job 1050:
==> flow/design.v (excerpt) <==
module top (
    input  logic clk,
    input  logic rst,
    input  logic load,
    input  logic [2:0] load_rgb,
    output logic _48b
);
clock: 3.22 ns
lec_check: 0
abc_area: 0
cap_margin: 10
core_margin: 2
core_utilization: 72
cts_cluster_diameter: 88
cts_cluster_size: 50
gpl_routability_driven: 0
place_density: 0.67
setup_slack_margin: 0.39
slew_margin: 20
run.sh (not shown) runs the stock make flow with config.mk's settings and CLKGATE_MAP_FILE=.
Final checks on job 1050, whose flow otherwise completed, came back failing, citing negative setup slack.
Here is what was changed in the inputs of job 465 compared with job 1050.
Settings: a deleted PLACE_DENSITY that had been 0.67; an added PLACE_DENSITY_LB_ADDON of 0.3; a change of SLEW_MARGIN from 20 to 40.
Findings:
- FAIL for each of job 1050 and job 465
- The log for job 465 ends in global routing (5_1_grt) with error ODB-0269, so the run never completed.
- Ran to the end and failed final checks on negative setup slack: job 1050.
- Job 1050 -> job 465: core utilization at floorplan flat
- Looking at placed instance count across job 1050 and job 465, the one that comes out higher is job 1050.
- [job 465] sum of net half-perimeters after detailed placement rose about 1.7% relative to job 1050
- As far as fraction of registers with async set/reset goes, job 1050 and job 465 are indistinguishable; the numbers are identical.
For job 6677, these inputs were changed with respect to job 465:
Settings: a change of CORE_UTILIZATION from 72 to 47; a deleted CTS_CLUSTER_DIAMETER that had been 88; a change of CAP_MARGIN from 10 to 20; a deleted CTS_CLUSTER_SIZE that had been 50; a deleted ABC_AREA that had been 0; a deleted PLACE_DENSITY_LB_ADDON that had been 0.3; a deleted SETUP_SLACK_MARGIN that had been 0.39; a deleted GPL_ROUTABILITY_DRIVEN that had been 0; a change of SLEW_MARGIN from 40 to 20; a change of the clock period (ns, I/O delays scaled along) from 3.22 to 4.08.
Findings:
Comparing job 6677 with job 465, the share of synthesized cell area in and-or and or-and compound cells came out essentially unchanged.
Against job 465, job 6677 reports a standard cell area after detailed placement that is lower.
Status | job 6677 and job 465 | clean except job 465
Job 465: it failed with a tool error in global routing (5_1_grt), so there are no final results.
Job 6677: floorplan-stage core utilization 25 points below job 465
Of job 6677 and job 465, the run reporting the lower worst slack after detailed placement was job 465.
In job 6677 relative to job 465, half-perimeter wire length of the detailed placement result had gone down by a few percent.
Job 6677 vs. job 465: number of H-tree levels has increased, die size moved up, number of buffers added for setup after CTS moved down.
In job 6677, the number of cell rows came out 24% above the value in job 465.
Diff job 6677 and job 465: die width lower in job 465
Relative to job 465, the number of resized instances in the post-cts repair step of job 6677 is lower by 223.
Changes in job 8551 relative to job 6677:
Settings: putting CTS_CLUSTER_SIZE at 10 where nothing was set; putting TNS_END_PERCENT at 5 where nothing was set; putting SETUP_SLACK_MARGIN at -0.25 where nothing was set; putting PLACE_DENSITY at 0.37 where nothing was set; putting ABC_AREA at 1 where nothing was set; swapping 47 for 72 in CORE_UTILIZATION; swapping 4.08 for 2.41 in the clock period (ns, I/O delays scaled along).
--- outcome ---
Ran to the end and failed final checks on negative setup slack: job 8551. Job 6677 completed end to end with timing, DRC and antenna clean. On job 8551: complex-gate fraction of the synthesized area is 0.89 points higher than what job 6677 gave. | CTS buffer count | job 6677 vs job 8551 | ≈ equal |. Final hold slack, job 6677 and job 8551: larger value in job 6677. The via density per instance of job 8551 is higher than that of job 6677. Diff job 6677 -> job 8551 | detailed route wirelength on metal2 | up by more than 10%. Job 8551 ends up with a clock-pin slew reported for the worst setup and hold paths after clock tree synthesis that is 20 ps lower than in job 6677. Number of fill cells in the layout down 57% in job 8551 wrt job 6677. When job 8551 is set beside job 6677, its number of nets in the synthesized netlist turns out to be 552 larger. Job 8551 vs. job 6677: global routing usage on met1 went up; share of the cycle needed by the critical path after routing higher; final clock skew now sits lower.
Here is what was changed in the inputs of job 208 compared with job 8551.
Settings: TNS_END_PERCENT no longer set, was 5; PLACE_DENSITY now 0.36, was 0.37; CTS_CLUSTER_SIZE no longer set, was 10; SETUP_SLACK_MARGIN now 1.07, was -0.25; CTS_CLUSTER_DIAMETER now 258, previously not set; ABC_AREA no longer set, was 1; the clock period (ns, I/O delays scaled along) now 3.63, was 2.41.
Results
- Apart from job 8551, each of job 208 and job 8551 ends the flow with a layout that passes the timing, design-rule and antenna checks.
- In terms of maximum level of the CTS H-tree, job 208 and job 8551 differ only marginally.
- Run comparison: job 208 class of the tightest hold or removal check flop to flop; job 8551 class of the tightest hold or removal check primary input to flop
- Job 8551 has lower global routing met2 resource utilization than job 208.
- Signed area change from the synthesized netlist to the final layout (higher): job 208
- The clock-buffer cell count of job 208 falls short of that of job 8551 by 2.
- Wire length per cell after detailed routing of job 208 exceeds that of job 8551 by more than 10%.
- The maximum frequency of job 208 and that of job 8551 are within noise of each other.

---

Starting RTL as in the previous note.
clock: 10.0 ns
lec_check: 0
abc_area: 1
cap_margin: 20
cell_pad_in_sites_detail_placement: 2
cell_pad_in_sites_global_placement: 1
core_margin: 2
core_utilization: 45
cts_cluster_size: 81
gpl_routability_driven: 0
hold_slack_margin: 0.27
setup_slack_margin: -0.25
slew_margin: 20
The baseline produced a clean layout.
Rerun with:
==> flow/config.mk (replaced) <==
export PLATFORM = sky130hd
export DESIGN_NAME = top
export DESIGN_NICKNAME = top
export VERILOG_FILES = /design/flow/design.v
export SDC_FILE = /design/flow/constraint.sdc
export NUM_CORES = 4
export LEC_CHECK = 0
export ABC_AREA = 1
export CAP_MARGIN = 5
export CELL_PAD_IN_SITES_DETAIL_PLACEMENT = 0
export CORE_ASPECT_RATIO = 0.62
export CORE_MARGIN = 2
export CORE_UTILIZATION = 56
export CTS_CLUSTER_DIAMETER = 79
export GPL_ROUTABILITY_DRIVEN = 0
export GPL_TIMING_DRIVEN = 1
export HOLD_SLACK_MARGIN = -0.09
export MAX_ROUTING_LAYER = met5
export PLACE_DENSITY_LB_ADDON = 0.11
export SETUP_SLACK_MARGIN = 0.87
export SLEW_MARGIN = 20
export TNS_END_PERCENT = 25
Result: The changed run finished clean; fmax rose by about 8%; register-to-register slack improved by 0.13 ns; worst hold slack got worse by 0.012 ns; cell area fell by about 1%; wire length fell by 22%.
Rerun with:
==> flow/config.mk (replaced) <==
export PLATFORM = sky130hd
export DESIGN_NAME = top
export DESIGN_NICKNAME = top
export VERILOG_FILES = /design/flow/design.v
export SDC_FILE = /design/flow/constraint.sdc
export NUM_CORES = 4
export LEC_CHECK = 0
export ABC_AREA = 1
export CAP_MARGIN = 20
export CORE_MARGIN = 2
export CORE_UTILIZATION = 40
export GPL_TIMING_DRIVEN = 0
export MAX_ROUTING_LAYER = met4
export SETUP_SLACK_MARGIN = 0.87
export SLEW_MARGIN = 20
export TNS_END_PERCENT = 25
=> Cell count came out higher by 8.3%. Setup slack loses 0.041 ns. Critical path depth does not change. Non-clock buffer count increases by 136. Clock-buffer cell count increases by 4. Synthesized area is unchanged. Power rises by 2.8%. Register-to-register slack degrades by 0.10 ns. Sequential power hardly moves.

---

top again, from the RTL that the note above started with.
clock: 6.1 ns
lec_check: 0
abc_area: 1
cap_margin: 30
core_margin: 2
core_utilization: 72
cts_cluster_size: 14
place_density_lb_addon: 0.23
setup_slack_margin: -0.38
slew_margin: 20
Edit:
- ABC_AREA: 1 -> default
- CAP_MARGIN: 30 -> 20
- CORE_UTILIZATION: 72 -> 45
- CTS_CLUSTER_SIZE: 14 -> default
- PLACE_DENSITY_LB_ADDON: 0.23 -> default
- SETUP_SLACK_MARGIN: -0.38 -> default
- clock period: 6.1 -> 5.17 ns (I/O delays scaled with it)
After rerunning: Non-clock buffer count grows by 13; power fell by a quarter to a third; routed wire length shrinks by a few percent; cell area went up slightly; setup slack degrades by 0.77 ns; clock-buffer cell count rises by 6; via count went down by roughly a tenth; first-iteration DRC count came out lower by well over a third; core utilization shrinks by 27 points; hold slack got worse by 0.014 ns; synthesized cell count fell by roughly a tenth.
Edit:
- CAP_MARGIN: 20 -> 0
- CORE_UTILIZATION: 45 -> 70
- CTS_CLUSTER_DIAMETER: default -> 46
- PLACE_DENSITY: default -> 0.37
- SETUP_SLACK_MARGIN: default -> 0.84
- clock period: 5.17 -> 2.88 ns (I/O delays scaled with it)
Effect: With this change the flow finished but failed the layout checks on negative setup slack. Via count is higher by 18%. Register-to-register slack gets worse by 2.0 ns. Die area falls by 35%. Routed wire length came out higher by about 24%. Power went up by 130%. Worst setup slack loses 2.0 ns. Sequential power came out higher by about 70%. Hold slack is worse by 0.040 ns. Final cell count rises by about 2.6%.
Edit:
- CAP_MARGIN: 0 -> 20
- CORE_UTILIZATION: 70 -> 45
- CTS_CLUSTER_DIAMETER: 46 -> default
- PLACE_DENSITY: 0.37 -> default
- SETUP_SLACK_MARGIN: 0.84 -> default
- clock period: 2.88 -> 4.08 ns (I/O delays scaled with it)
=>
- This time the run finished with timing, DRC and antenna clean
- routed wire length fell by 16%
- final area fell by 14%
- sequential power fell by 27%
- clock skew rose by 0.026 ns
- cell count fell by 1.1%

---

## run 1
Starting RTL as in the previous note.
clock: 3.92 ns
lec_check: 0
abc_area: 0
cap_margin: 20
core_margin: 4
core_utilization: 54
cts_cluster_diameter: 20
cts_cluster_size: 50
gpl_routability_driven: 0
place_density_lb_addon: 0.11
slew_margin: 20
Run 1 completed; timing, DRC and antenna clean
Inputs modified between run 1 and run 2:
Settings: a deleted CTS_CLUSTER_SIZE that had been 50; a change of CORE_UTILIZATION from 54 to 72; an added SETUP_SLACK_MARGIN of 0.6; a deleted ABC_AREA that had been 0; a change of CORE_MARGIN from 4 to 2; a deleted CTS_CLUSTER_DIAMETER that had been 20; a deleted PLACE_DENSITY_LB_ADDON that had been 0.11; a deleted GPL_ROUTABILITY_DRIVEN that had been 0; a change of the clock period (ns, I/O delays scaled along) from 3.92 to 3.59.
Notes after the runs:
For combinational group power, dividing the value from run 2 by the value from run 1 gives 1.3. Diff run 1 -> run 2 | relative contribution of combinational cells to total power | increase of 6.3 points. Between run 1 and run 2, the worst setup slack is higher for run 1. Run 2 against run 1: total power draw now sits lower, final standard cell utilization of the core now sits higher.
[inputs] run 3 vs run 2
Settings: clearing SETUP_SLACK_MARGIN, which used to be 0.6; putting MAX_ROUTING_LAYER at met4 where nothing was set; putting GPL_TIMING_DRIVEN at 0 where nothing was set; swapping 72 for 40 in CORE_UTILIZATION; putting TNS_END_PERCENT at 75 where nothing was set; swapping 3.59 for 10.0 in the clock period (ns, I/O delays scaled along).
Diff run 2 -> run 3 | internal portion of total power | decrease of 63%
The standard cells in run 3 occupy less silicon area than those in run 2 do.
The slew at the pin closest to its max-slew limit number comes out higher for run 3 vs run 2.
Going from run 2 to run 3, the routed wire length per instance was found to have gone down by 12%.
Going from run 2 to run 3, the utilization was found to have gone down by 44 points.
The following lists how run 4 was set up differently from run 3:
Settings: changing CORE_UTILIZATION from 40 to 70; removing MAX_ROUTING_LAYER (formerly met4); removing TNS_END_PERCENT (formerly 75); removing GPL_TIMING_DRIVEN (formerly 0); changing the clock period (ns, I/O delays scaled along) from 10.0 to 3.43.
Results
Summary: with run 3 as the reference, overall via count from detail_route in run 4 moved up by a few percent. Taking run 3 as the reference, in run 4 count of nets after finishing shows an increase of 2.9%; number of signal-net buffers in the layout rose 192.

---

top again, from the RTL that the note above started with.
export LEC_CHECK = 0
export ABC_AREA = 1
export CAP_MARGIN = 5
export CELL_PAD_IN_SITES_DETAIL_PLACEMENT = 0
export CORE_MARGIN = 2
export CORE_UTILIZATION = 56
export CTS_CLUSTER_DIAMETER = 79
export GPL_ROUTABILITY_DRIVEN = 0
export GPL_TIMING_DRIVEN = 1
export HOLD_SLACK_MARGIN = -0.09
export MAX_ROUTING_LAYER = met5
export SETUP_SLACK_MARGIN = 0.87
export SLEW_MARGIN = 20
export TNS_END_PERCENT = 25
create_clock -name core_clock -period 10.0 [get_ports {clk}]
Edit:
- CAP_MARGIN: 5 -> 20
- CELL_PAD_IN_SITES_DETAIL_PLACEMENT: 0 -> 2
- CELL_PAD_IN_SITES_GLOBAL_PLACEMENT: unset -> 1
- CORE_ASPECT_RATIO: unset -> 0.64
- CORE_MARGIN: 2 -> 6
- CORE_UTILIZATION: 56 -> 49
- CTS_CLUSTER_DIAMETER: 79 -> unset
- CTS_CLUSTER_SIZE: unset -> 81
- GPL_TIMING_DRIVEN: 1 -> unset
- HOLD_SLACK_MARGIN: -0.09 -> 0.27
- MAX_ROUTING_LAYER: met5 -> unset
- PLACE_DENSITY_LB_ADDON: unset -> 0.24
- SETUP_SLACK_MARGIN: 0.87 -> -0.25
- TNS_END_PERCENT: 25 -> unset
=> With this change the flow stopped in 3_5_place_dp with DPL-0033. Die area goes up by 20%. Synthesized area is unchanged. Synthesized cell count is unchanged.
Edit:
- CELL_PAD_IN_SITES_DETAIL_PLACEMENT: 2 -> 0
- CELL_PAD_IN_SITES_GLOBAL_PLACEMENT: 1 -> unset
- CORE_ASPECT_RATIO: 0.64 -> unset
- CORE_MARGIN: 6 -> 2
- CORE_UTILIZATION: 49 -> 21
- CTS_CLUSTER_DIAMETER: unset -> 119
- CTS_CLUSTER_SIZE: 81 -> unset
- GPL_TIMING_DRIVEN: unset -> 1
- HOLD_SLACK_MARGIN: 0.27 -> -0.09
- MAX_ROUTING_LAYER: unset -> met4
- PLACE_DENSITY_LB_ADDON: 0.24 -> unset
- SETUP_SLACK_MARGIN: -0.25 -> 0.87
- TNS_END_PERCENT: unset -> 25
Result:
- Now the flow completed without violations
- area after synthesis stays the same
- synthesized cell count stays the same
- die size went up by about 120%
Edit:
- ABC_AREA: 1 -> unset
- CELL_PAD_IN_SITES_DETAIL_PLACEMENT: 0 -> unset
- CORE_UTILIZATION: 21 -> 45
- CTS_CLUSTER_DIAMETER: 119 -> unset
- GPL_ROUTABILITY_DRIVEN: 0 -> unset
- GPL_TIMING_DRIVEN: 1 -> unset
- HOLD_SLACK_MARGIN: -0.09 -> unset
- MAX_ROUTING_LAYER: met4 -> unset
- SETUP_SLACK_MARGIN: 0.87 -> unset
- TNS_END_PERCENT: 25 -> unset
Result: The new run finished with timing, DRC and antenna clean. Sequential share of layout area came out higher by 0.56 points. Cell count goes down by a quarter to a third. Worst setup slack gets better by 0.14 ns. Cell area goes down by a few percent. Die area shrinks by well over a third. Non-clock buffer count climbs by 10. Routed wire length came out lower by roughly a tenth. Utilization is higher by 25 points. Critical path depth increases by 1. Area after synthesis drops slightly.
Edit:
- HOLD_SLACK_MARGIN: unset -> 0.27
- SETUP_SLACK_MARGIN: unset -> 1.69
Cell area stays the same.
Die size does not change.
Sequential share of layout area is unchanged.
Sequential power hardly moves.
Utilization is unchanged.
Clock-buffer cell count stays the same.

---

== v48 ==
The RTL this note starts from:
==> flow/design.v <==
module ws2812b(
    input logic clk, 
    input logic rst,
    input logic serial_in, 
    input logic transmit, 
    output logic ws2812b_out, 
    output logic shift
);
    localparam IDLE = 1'b0;
    localparam TRANSMITTING = 1'b1;
    localparam T0_CYCLE_COUNT = 4'd5;
    localparam T1_CYCLE_COUNT = 4'd10;
    localparam MAX_CYCLE_COUNT = 4'd15;
    logic state;
    logic [3:0] cycle_count;
    logic bit_being_sent;
    always_ff @(posedge clk) begin
        if (rst) begin
            state <= IDLE;
            cycle_count <= 4'd0;
            bit_being_sent <= 1'b0;
        end
        else begin
        unique case (state)
            IDLE:
                if (transmit == 1'b1) begin
                    state <= TRANSMITTING;
                    cycle_count <= 4'd0;
                    bit_being_sent <= serial_in;
                end
            TRANSMITTING:
                if (transmit == 1'b0) begin
                    state <= IDLE;
                end
                else if (cycle_count == MAX_CYCLE_COUNT - 1) begin
                    cycle_count <= 4'd0;
                    bit_being_sent <= serial_in;
                end
                else begin
                    cycle_count <= cycle_count + 1;
                end
        endcase
        end
    end
    always_comb begin
        if (state == TRANSMITTING)
            if (bit_being_sent == 1'b0)
                ws2812b_out = (cycle_count < T0_CYCLE_COUNT);
            else
                ws2812b_out = (cycle_count < T1_CYCLE_COUNT);
        else
            ws2812b_out = 1'b0;
    end
    assign shift = (state == TRANSMITTING) && (cycle_count == 4'd0);
endmodule
module controller (
    input logic clk, 
    input logic rst,
    output logic load_sreg, 
    output logic transmit_pixel, 
    output logic [5:0] pixel, 
    output logic [4:0] frame
);
    localparam TRANSMIT_FRAME       = 1'b0;
    localparam IDLE                 = 1'b1;
    localparam [2:0] READ_CH_VALS   = 3'b001;
    localparam [2:0] LOAD_SREG      = 3'b010;
    localparam [2:0] TRANSMIT_PIXEL = 3'b100;
    localparam [8:0] TRANSMIT_CYCLES    = 9'd360;        
    localparam [19:0] IDLE_CYCLES       = 20'd2000;      
    logic state;
    logic next_state;
    logic [2:0] transmit_phase;
    logic [2:0] next_transmit_phase;
    logic [5:0] pixel_counter;
    logic [4:0] frame_counter;
    logic [8:0] transmit_counter;
    logic [19:0] idle_counter;
    logic transmit_pixel_done;
    logic idle_done;
    assign transmit_pixel_done = (transmit_counter == TRANSMIT_CYCLES - 1);
    assign idle_done = (idle_counter == IDLE_CYCLES - 1);
    always_ff @(posedge clk) begin
        if (rst) begin
            state <= TRANSMIT_FRAME;
            transmit_phase <= READ_CH_VALS;
        end
        else begin
            state <= next_state;
            transmit_phase <= next_transmit_phase;
        end
    end
    always_comb begin
        next_state = 1'bx;
        unique case (state)
            TRANSMIT_FRAME:
                if ((pixel_counter == 6'd63) && (transmit_pixel_done))
                    next_state = IDLE;
                else
                    next_state = TRANSMIT_FRAME;
            IDLE:
                if (idle_done)
                    next_state = TRANSMIT_FRAME;
                else
                    next_state = IDLE;
        endcase
    end
    always_comb begin
        next_transmit_phase = READ_CH_VALS;
        if (state == TRANSMIT_FRAME) begin
            case (transmit_phase)
                READ_CH_VALS:
                    next_transmit_phase = LOAD_SREG;
                LOAD_SREG:
                    next_transmit_phase = TRANSMIT_PIXEL;
                TRANSMIT_PIXEL:
                    next_transmit_phase = transmit_pixel_done ? READ_CH_VALS : TRANSMIT_PIXEL;
            endcase
        end
    end
    always_ff @(posedge clk) begin
        if (rst) begin
            pixel_counter <= 6'd0;
        end
        else if ((state == TRANSMIT_FRAME) && transmit_pixel_done) begin
            pixel_counter <= pixel_counter + 1;
        end
    end
    always_ff @(posedge clk) begin
        if (rst) begin
            frame_counter <= 5'd0;
        end
        else if (idle_done) begin
            frame_counter <= frame_counter + 1;
        end
    end
    always_ff @(posedge clk) begin
        if (rst) begin
            transmit_counter <= 9'd0;
        end
        else if (transmit_phase == TRANSMIT_PIXEL) begin
            transmit_counter <= transmit_counter + 1;
        end
        else begin
            transmit_counter <= 9'd0;
        end
    end
    always_ff @(posedge clk) begin
        if (rst) begin
            idle_counter <= 20'd0;
        end
        else if (state == IDLE) begin
            idle_counter <= idle_counter + 1;
        end
        else begin
            idle_counter <= 20'd0;
        end
    end
    assign pixel = pixel_counter;
    assign frame = frame_counter;
    assign load_sreg = (transmit_phase == LOAD_SREG);
    assign transmit_pixel = (transmit_phase == TRANSMIT_PIXEL);
endmodule
module game_of_life #(
    parameter [63:0] INIT_GRID = 64'hFFFF_FFFF_FFFF_FFFF
)(
    input  logic clk,
    input  logic rst,
    input  logic tick,          
    input  logic load,          
    input  logic load_bit,
    output logic [63:0] grid_out
);
    logic [63:0] grid;
    logic [63:0] next_grid;
    logic [63:0] north, south, east, west;
    logic [63:0] ne, nw, se, sw;
    logic [3:0] neighbors [63:0];
    integer i;
    always_comb begin
        for (i = 0; i < 64; i = i + 1) begin
            north[i] = grid[(((i / 8) + 1) % 8) * 8 + (i % 8)];
            south[i] = grid[(((i / 8) + 7) % 8) * 8 + (i % 8)];
            east[i]  = grid[(i / 8) * 8 + ((i % 8) + 1) % 8];
            west[i]  = grid[(i / 8) * 8 + ((i % 8) + 7) % 8];
            ne[i]    = grid[(((i / 8) + 1) % 8) * 8 + ((i % 8) + 1) % 8];
            nw[i]    = grid[(((i / 8) + 1) % 8) * 8 + ((i % 8) + 7) % 8];
            se[i]    = grid[(((i / 8) + 7) % 8) * 8 + ((i % 8) + 1) % 8];
            sw[i]    = grid[(((i / 8) + 7) % 8) * 8 + ((i % 8) + 7) % 8];
        end
        for (i = 0; i < 64; i = i + 1) begin
            neighbors[i] = north[i] + south[i] + east[i] + west[i] +
                           ne[i] + nw[i] + se[i] + sw[i];
        end
        for (i = 0; i < 64; i = i + 1) begin
            if (grid[i])
                next_grid[i] = (neighbors[i] == 2 || neighbors[i] == 3);
            else
                next_grid[i] = (neighbors[i] == 3);
        end
    end
    always_ff @(posedge clk) begin
        if (rst)
            grid <= INIT_GRID;
        else if (load)
            grid <= {load_bit, grid[63:1]};
        else if (tick)
            grid <= next_grid;
    end
    assign grid_out = grid;
endmodule
module top (
    input  logic clk,
    input  logic rst,
    input  logic load,
    input  logic [2:0] load_rgb,
    output logic _48b
);
    logic [5:0] pixel;
    logic load_sreg, transmit_pixel, shift;
    logic ws_out;
    logic [7:0] red_data, green_data, blue_data;
    logic [23:0] shift_reg;
    logic [23:0] div_counter;
    logic tick;
    always_ff @(posedge clk) begin
        if (rst) begin
            div_counter <= 0;
            tick <= 1'b0;
        end else if (div_counter == 24'd29_999) begin  
            div_counter <= 0;
            tick <= 1'b1;
        end else begin
            div_counter <= div_counter + 1;
            tick <= 1'b0;
        end
    end
    logic [63:0] red_grid, green_grid, blue_grid;
    localparam [63:0] RED_INIT   = 64'b11100000_00000000_00000000_00000000_00000000_00000000_00000000_00000000;  
    localparam [63:0] GREEN_INIT = 64'b00000000_00011100_00000000_00000000_00000000_00000000_00000000_00000000;  
    localparam [63:0] BLUE_INIT  = 64'b00000000_00000000_00000111_00000000_00000000_00000000_00000000_00000000;  
    game_of_life #(.INIT_GRID(RED_INIT))   u_red_gol   (.clk(clk), .rst(rst), .tick(tick), .load(load), .load_bit(load_rgb[2]), .grid_out(red_grid));
    game_of_life #(.INIT_GRID(GREEN_INIT)) u_green_gol (.clk(clk), .rst(rst), .tick(tick), .load(load), .load_bit(load_rgb[1]), .grid_out(green_grid));
    game_of_life #(.INIT_GRID(BLUE_INIT))  u_blue_gol  (.clk(clk), .rst(rst), .tick(tick), .load(load), .load_bit(load_rgb[0]), .grid_out(blue_grid));
    always_comb begin
        red_data   = {8{red_grid[pixel]}};
        green_data = {8{green_grid[pixel]}};
        blue_data  = {8{blue_grid[pixel]}};
    end
    controller u_ctrl (
        .clk(clk),
        .rst(rst),
        .load_sreg(load_sreg),
        .transmit_pixel(transmit_pixel),
        .pixel(pixel),
        .frame()
    );
    ws2812b u_ws (
        .clk(clk),
        .rst(rst),
        .serial_in(shift_reg[23]),
        .transmit(transmit_pixel),
        .ws2812b_out(ws_out),
        .shift(shift)
    );
    always_ff @(posedge clk) begin
        if (load_sreg)
            shift_reg <= {green_data, red_data, blue_data};  
        else if (shift)
            shift_reg <= {shift_reg[22:0], 1'b0};
    end
    assign _48b = ws_out;
endmodule
Settings: LEC_CHECK=0, ABC_AREA=1, CAP_MARGIN=20, CELL_PAD_IN_SITES_DETAIL_PLACEMENT=1, CORE_ASPECT_RATIO=1.84, CORE_MARGIN=2, CORE_UTILIZATION=54, CTS_CLUSTER_SIZE=19, GPL_ROUTABILITY_DRIVEN=1, MAX_ROUTING_LAYER=met4, PLACE_DENSITY_LB_ADDON=0.06, SETUP_SLACK_MARGIN=0.18, SLEW_MARGIN=20, TNS_END_PERCENT=30; clock period 2.86 ns.
v48 terminated abnormally: global routing (5_1_grt) reported GRT-0232.
### v48 -> v2
Settings: removing MAX_ROUTING_LAYER (formerly met4); changing CORE_UTILIZATION from 54 to 72; removing PLACE_DENSITY_LB_ADDON (formerly 0.06); removing ABC_AREA (formerly 1); removing TNS_END_PERCENT (formerly 30); removing CORE_ASPECT_RATIO (formerly 1.84); removing CTS_CLUSTER_SIZE (formerly 19); changing SETUP_SLACK_MARGIN from 0.18 to 1.07; removing GPL_ROUTABILITY_DRIVEN (formerly 1); removing CELL_PAD_IN_SITES_DETAIL_PLACEMENT (formerly 1); changing the clock period (ns, I/O delays scaled along) from 2.86 to 4.19.
### Flow results
The flow did not stop early for v2: all stages ran, and the layout cleared the timing, design-rule and antenna checks. Comparing v2 and v48, the lower yosys synthesis chip area was measured on v2. v2 vs v48 — final HPWL from detailed placement dropped by more than a quarter. When v2 is set beside v48, its starting density of the core turns out to be 19 points larger. The hold-fix buffer count after cts on v2 is in line with that on v48. Going from v48 to v2, number of nets in the synthesized netlist dropped 552, synthesized area dropped 1.2%, final estimated routing congestion in global placement dropped 1.3%.
For v36, these inputs were changed with respect to v2:
Settings: SETUP_SLACK_MARGIN: 1.07 -> 1.23; CTS_CLUSTER_SIZE: unset -> 10; PLACE_DENSITY_LB_ADDON: unset -> 0.23.
Results
v36 is listed as incomplete: the tool reported an error in global routing (5_1_grt) and the run ended there. Comparing v36 against v2, there is no change at all in core region area. Changes observed in v36 relative to v2: number of buffers inserted during clock tree synthesis did not really move, maximum number of buffers from clock root to sink has remained practically unchanged, total clock sinks ~0 delta, site row count about even. v36 -> v2: number of distinct standard cells referenced by the synthesized netlist delta 0, exact match. Setup slack after placement in v36 is 0.084 ns below v2. Lower area of placed instances goes to v36 over v2. Comparing v36 and v2, the higher final weighted congestion in routability-driven placement was measured on v36. As far as die size goes, v2 and v36 are indistinguishable; the numbers are identical.
Power figures rest on the tool's default switching activity, not on a simulated workload.
